Setup of job 9741:
// TL_UART
module TL_UART #(
    parameter [15:0] C_DEFAULT_BAUD_RATE = 16'd868,
    parameter C_DEFAULT_TX_ON = 1,
    parameter C_DEFAULT_RX_ON = 1,
    parameter C_TILELINK_ID_WIDTH = 1
) (
    input  wire                           uart_clock_i,
    input  wire                           uart_reset_i,
    input  wire [                    2:0] uart_a_opcode,
    input  wire [                    2:0] uart_a_param,
    input  wire [                    2:0] uart_a_size,
    input  wire [C_TILELINK_ID_WIDTH-1:0] uart_a_source,
    input  wire [                   11:0] uart_a_address,
    input  wire [                    3:0] uart_a_mask,
    input  wire [                   31:0] uart_a_data,
    input  wire                           uart_a_corrupt,
    input  wire                           uart_a_valid,
    output wire                           uart_a_ready,
    output wire [                    2:0] uart_d_opcode,
    output wire [                    1:0] uart_d_param,
    output wire [                    2:0] uart_d_size,
    output wire [C_TILELINK_ID_WIDTH-1:0] uart_d_source,
    output wire                           uart_d_denied,
    output wire [                   31:0] uart_d_data,
    output wire                           uart_d_corrupt,
    output wire                           uart_d_valid,
    input  wire                           uart_d_ready,
    input  wire                           UART_RX,
    output wire                           UART_TX,
    output wire                           UART_RX_IRQ,
    output wire                           UART_TX_IRQ
);
==> flow/config.mk <==
export PLATFORM = sky130hd
export DESIGN_NAME = TL_UART
export DESIGN_NICKNAME = TL_UART
export VERILOG_FILES = /design/flow/design.v
export SDC_FILE = /design/flow/constraint.sdc
export NUM_CORES = 4
export LEC_CHECK = 0
export ABC_AREA = 1
export CAP_MARGIN = 15
export CORE_MARGIN = 2
export CORE_UTILIZATION = 72
export CTS_CLUSTER_SIZE = 98
export PLACE_DENSITY = 0.6
export SLEW_MARGIN = 20
==> flow/constraint.sdc <==
create_clock -name core_clock -period 5.79 [get_ports {uart_clock_i}]
set_input_delay 1.1580 -clock core_clock [delete_from_list [all_inputs] [get_ports {uart_clock_i}]]
set_output_delay 1.1580 -clock core_clock [all_outputs]
set_load 0.01 [all_outputs]
run.sh (not shown) runs the stock make flow with config.mk's settings and CLKGATE_MAP_FILE=.
Job 9741: no failed stages, no open violations at the end
#### Input delta (job 8814 over job 9741)
Settings: clearing CTS_CLUSTER_SIZE, which used to be 98; swapping 15 for 20 in CAP_MARGIN; swapping 72 for 68 in CORE_UTILIZATION; swapping 5.79 for 7.91 in the clock period (ns, I/O delays scaled along).
Number of nets still failing antenna checks after routing: job 8814 vs job 9741 — no meaningful difference. Taking job 9741 as the reference point, the period utilization of job 8814 falls by 9.3 points. Looking at vertical die size, job 8814 sits above job 9741. Power in combinational cells went down by more than a quarter going from job 9741 to job 8814. The cell leakage power was comparable across job 9741 and job 8814. Compared to job 9741, the routing of job 8814 uses less wire. Job 8814 vs. job 9741: sequential power went down by 27%. Met1 routing resource usage after global routing: job 8814 < job 9741.
diff inputs: job 8814 => job 5759
Settings: setting CTS_CLUSTER_DIAMETER to 240 for the first time; removing ABC_AREA (formerly 1); changing CORE_UTILIZATION from 68 to 65; changing the clock period (ns, I/O delays scaled along) from 7.91 to 7.54.
Results
Looking only at portion of total power attributed to combinational logic, and setting everything else aside, the higher value of job 8814 and job 5759 goes to job 8814. Overall fraction of global-route tracks in use ends up lower on job 5759. Per the comparison of job 5759 with job 8814, inverter tally of the final layout excluding the clock network went down by about 80%; number of clock-tree buffers in the layout went up by about 6%. Per the comparison of job 5759 with job 8814, register share after synthesis increased 2.6 points, die area increased 290 µm², clock power share now sits higher, footprint of the multi-input gates shows a reduction of about 2%. The hold slack was comparable across job 8814 and job 5759.
Relative to job 5759, the following input files were edited for job 7270:
Settings: CTS_CLUSTER_DIAMETER no longer set, was 240; CORE_UTILIZATION now 58, was 65; the clock period (ns, I/O delays scaled along) now 6.56, was 7.54.
==> comparison <==
Diff job 5759 and job 7270: floorplan utilization lower in job 7270. Job 7270 vs job 5759, instance count: job 7270 higher. From job 5759 to job 7270, number of sequential storage elements did not move at all. The higher met2 routing resource usage after global routing came out of job 5759. On proportion of power drawn by combinational gates, job 5759 tracks job 7270 almost exactly. From job 5759 to job 7270 the numbers moved as follows: final cell utilization of the core lower; worst-case headroom to the max-slew limit saw a decrease; final worst-path cycle share moved up.
The following lists how job 6680 was set up differently from job 7270:
Settings: a change of CORE_UTILIZATION from 58 to 26; a change of the clock period (ns, I/O delays scaled along) from 6.56 to 10.1.
==> comparison <==
Job 6680 vs job 7270, count of clock-net buffers in the final layout went up by 5.4%. Per the comparison of job 6680 with job 7270, met3 global-route usage lost 2.1 points; register-to-register path setup slack saw an increase; sum of net half-perimeters after detailed placement increased 13%. Delta (job 6680 minus job 7270): utilization lost 35 points, sequential share of layout area went down 2.2 points, placed cell area has increased, number of global-route vias before repair went up by about 6%.
Here is what was changed in the inputs of job 1539 compared with job 6680.
Settings: a change of CORE_UTILIZATION from 26 to 72; an added SETUP_SLACK_MARGIN of 0.22; a change of the clock period (ns, I/O delays scaled along) from 10.1 to 2.63.
[summary]
| job 1539 | all stages done | FAIL | setup timing |. [compare] base=job 6680 new=job 1539: multi-input gate count closely matched the old numbers; critical path depth went up by 3; part of the total power dissipated in combinational logic climbed 2.1 points. Against job 6680, job 1539 reports a count of cells along the worst register-to-register path that is higher. The endpoint of the worst setup timing path comes out tx_fifo_inst.fifo[31][4] in one run and RX_WATERMARK_q[3] in the other, namely in job 6680 and job 1539 respectively. For the data required time at the worst endpoint, job 1539 came in 7.30 ns lower than job 6680 did. Job 6680 ended up with uart_a_address[1] as its startpoint of the most critical setup path; job 1539 ended up with uart_a_address[8]. Compared with job 6680, in job 1539 average wire length per cell after detail routing rose by 83%; die area went down about 60%; sequential power share decreased by 0.6 points relative to the old numbers; number of enable-type register cells in the synthesized netlist stayed essentially flat.

========
TL_UART again, from the RTL that the note above started with.
clock: 2.75 ns
lec_check: 0
cap_margin: 20
core_margin: 2
core_utilization: 72
place_density_lb_addon: 0.01
setup_slack_margin: 0.6
slew_margin: 20
The baseline reached the layout checks and failed them: negative setup slack.
Then changed:
- SETUP_SLACK_MARGIN: 0.6 -> 0.58
- clock period: 2.75 -> 2.63 ns (I/O delays scaled with it)
After rerunning: The changed run finished with negative setup slack left; total power increases by 9.0%; clock power went up by about 10%; cell area went up by 2.9%; register-to-register slack loses 0.21 ns; cell count goes up by 0.52%.

========
TL_UART again, from the RTL that the note above started with.
make LEC_CHECK=0 CAP_MARGIN=15 CORE_ASPECT_RATIO=0.97 CORE_MARGIN=2 CORE_UTILIZATION=72 CTS_CLUSTER_SIZE=39 HOLD_SLACK_MARGIN=0.3 MAX_ROUTING_LAYER=met4 PLACE_DENSITY=0.65 SETUP_SLACK_MARGIN=-0.26 SLEW_MARGIN=20 finish   # period 2.67 ns
The baseline ran to the end with violations: setup timing.
Edit:
Settings changed: CAP_MARGIN 15 to 25, CORE_UTILIZATION 72 to 66, HOLD_SLACK_MARGIN 0.3 to unset, PLACE_DENSITY 0.65 to unset, SETUP_SLACK_MARGIN -0.26 to unset.
Clock period 2.67 ns to 5.15 ns, I/O delays scaled along.
Now the flow ran to the end with no violations.
Hold slack is worse by 0.0093 ns.
Setup slack is better by 1.6 ns.
Cell area drops by about 3.8%.
Fmax drops by about 24%.
Power drops by 49%.
Final cell count drops by 3.9%.
Critical path depth drops by 4.
Global-route usage drops by 6.7 points.
Area after synthesis stays the same.
Die size climbs by about 9%.
Edit:
Settings changed: CAP_MARGIN 25 to 20, CORE_ASPECT_RATIO 0.97 to unset, CORE_UTILIZATION 66 to 40, CTS_CLUSTER_SIZE 39 to unset, MAX_ROUTING_LAYER met4 to unset, PLACE_DENSITY set to 0.6.
Clock period 5.15 ns to 8.0 ns, I/O delays scaled along.
After rerunning: Worst setup slack improved by 1.9 ns. Area after synthesis is unchanged. Wire length came out higher by about 1.2%. Core utilization decreases by 29 points.
Edit:
Settings changed: CORE_UTILIZATION 40 to 69.
Clock period 8.0 ns to 2.74 ns, I/O delays scaled along.
Worst hold slack loses 0.15 ns; die area came out lower by 41%; power came out higher to 2.9 times its value; cell area came out higher by about 2.6%; area after synthesis is unchanged; utilization came out higher by 35 points; non-clock buffer count came out higher by 191.

========
Starting RTL as in the previous note.
// TL_UART
module TL_UART #(
    parameter [15:0] C_DEFAULT_BAUD_RATE = 16'd868,
    parameter C_DEFAULT_TX_ON = 1,
    parameter C_DEFAULT_RX_ON = 1,
    parameter C_TILELINK_ID_WIDTH = 1
) (
    input  wire                           uart_clock_i,
    input  wire                           uart_reset_i,
    input  wire [                    2:0] uart_a_opcode,
    input  wire [                    2:0] uart_a_param,
    input  wire [                    2:0] uart_a_size,
    input  wire [C_TILELINK_ID_WIDTH-1:0] uart_a_source,
    input  wire [                   11:0] uart_a_address,
    input  wire [                    3:0] uart_a_mask,
    input  wire [                   31:0] uart_a_data,
    input  wire                           uart_a_corrupt,
    input  wire                           uart_a_valid,
    output wire                           uart_a_ready,
    output wire [                    2:0] uart_d_opcode,
    output wire [                    1:0] uart_d_param,
    output wire [                    2:0] uart_d_size,
    output wire [C_TILELINK_ID_WIDTH-1:0] uart_d_source,
    output wire                           uart_d_denied,
    output wire [                   31:0] uart_d_data,
    output wire                           uart_d_corrupt,
    output wire                           uart_d_valid,
    input  wire                           uart_d_ready,
    input  wire                           UART_RX,
    output wire                           UART_TX,
    output wire                           UART_RX_IRQ,
    output wire                           UART_TX_IRQ
);
Settings: LEC_CHECK=0, ABC_AREA=1, CAP_MARGIN=20, CORE_MARGIN=2, CORE_UTILIZATION=40, GPL_ROUTABILITY_DRIVEN=0, SETUP_SLACK_MARGIN=-0.53, SLEW_MARGIN=20; clock period 8.0 ns.
The starting point completed with no timing, DRC or antenna violations.
==> next run, changes <==
ABC_AREA = unset   (was 1)
CORE_MARGIN = 5   (was 2)
CORE_UTILIZATION = 65   (was 40)
CTS_CLUSTER_DIAMETER = 72   (was unset)
PLACE_DENSITY = 0.6   (was unset)
SETUP_SLACK_MARGIN = unset   (was -0.53)
TNS_END_PERCENT = 40   (was unset)
What happened: Clock-buffer cell count went down by 7. Design area went down by about 5%. Cell count went down by 36%. Routed wire length went down by 17%. Setup slack gets better by 0.097 ns. Global-route usage went up by 6.1 points. Total power went down by about 3.7%. Sequential power hardly moves. Core utilization went up by 28 points.
==> next run, changes <==
CORE_MARGIN = 2   (was 5)
CORE_UTILIZATION = 40   (was 65)
CTS_CLUSTER_DIAMETER = unset   (was 72)
GPL_ROUTABILITY_DRIVEN = unset   (was 0)
TNS_END_PERCENT = unset   (was 40)
clock period = 5.22 ns   (was 8.0 ns; I/O delays follow)
What happened: The changed run finished with timing, DRC and antenna clean; die area rose by well over a third; count of clock-buffer cells in the layout goes up by 8; first-iteration DRC count fell by about a fifth; wire length grows by a little under a tenth; cell count rose by about a fifth.
==> next run, changes <==
CORE_UTILIZATION = 64   (was 40)
clock period = 3.33 ns   (was 5.22 ns; I/O delays follow)
Combinational power climbs by 66%. First-iteration DRC count climbs by 12%. Cell area is about the same. Synthesized cell count does not change. Clock power climbs by 40%. Global-route usage climbs by 10 points.
Power is estimated from default activity; no workload was simulated.
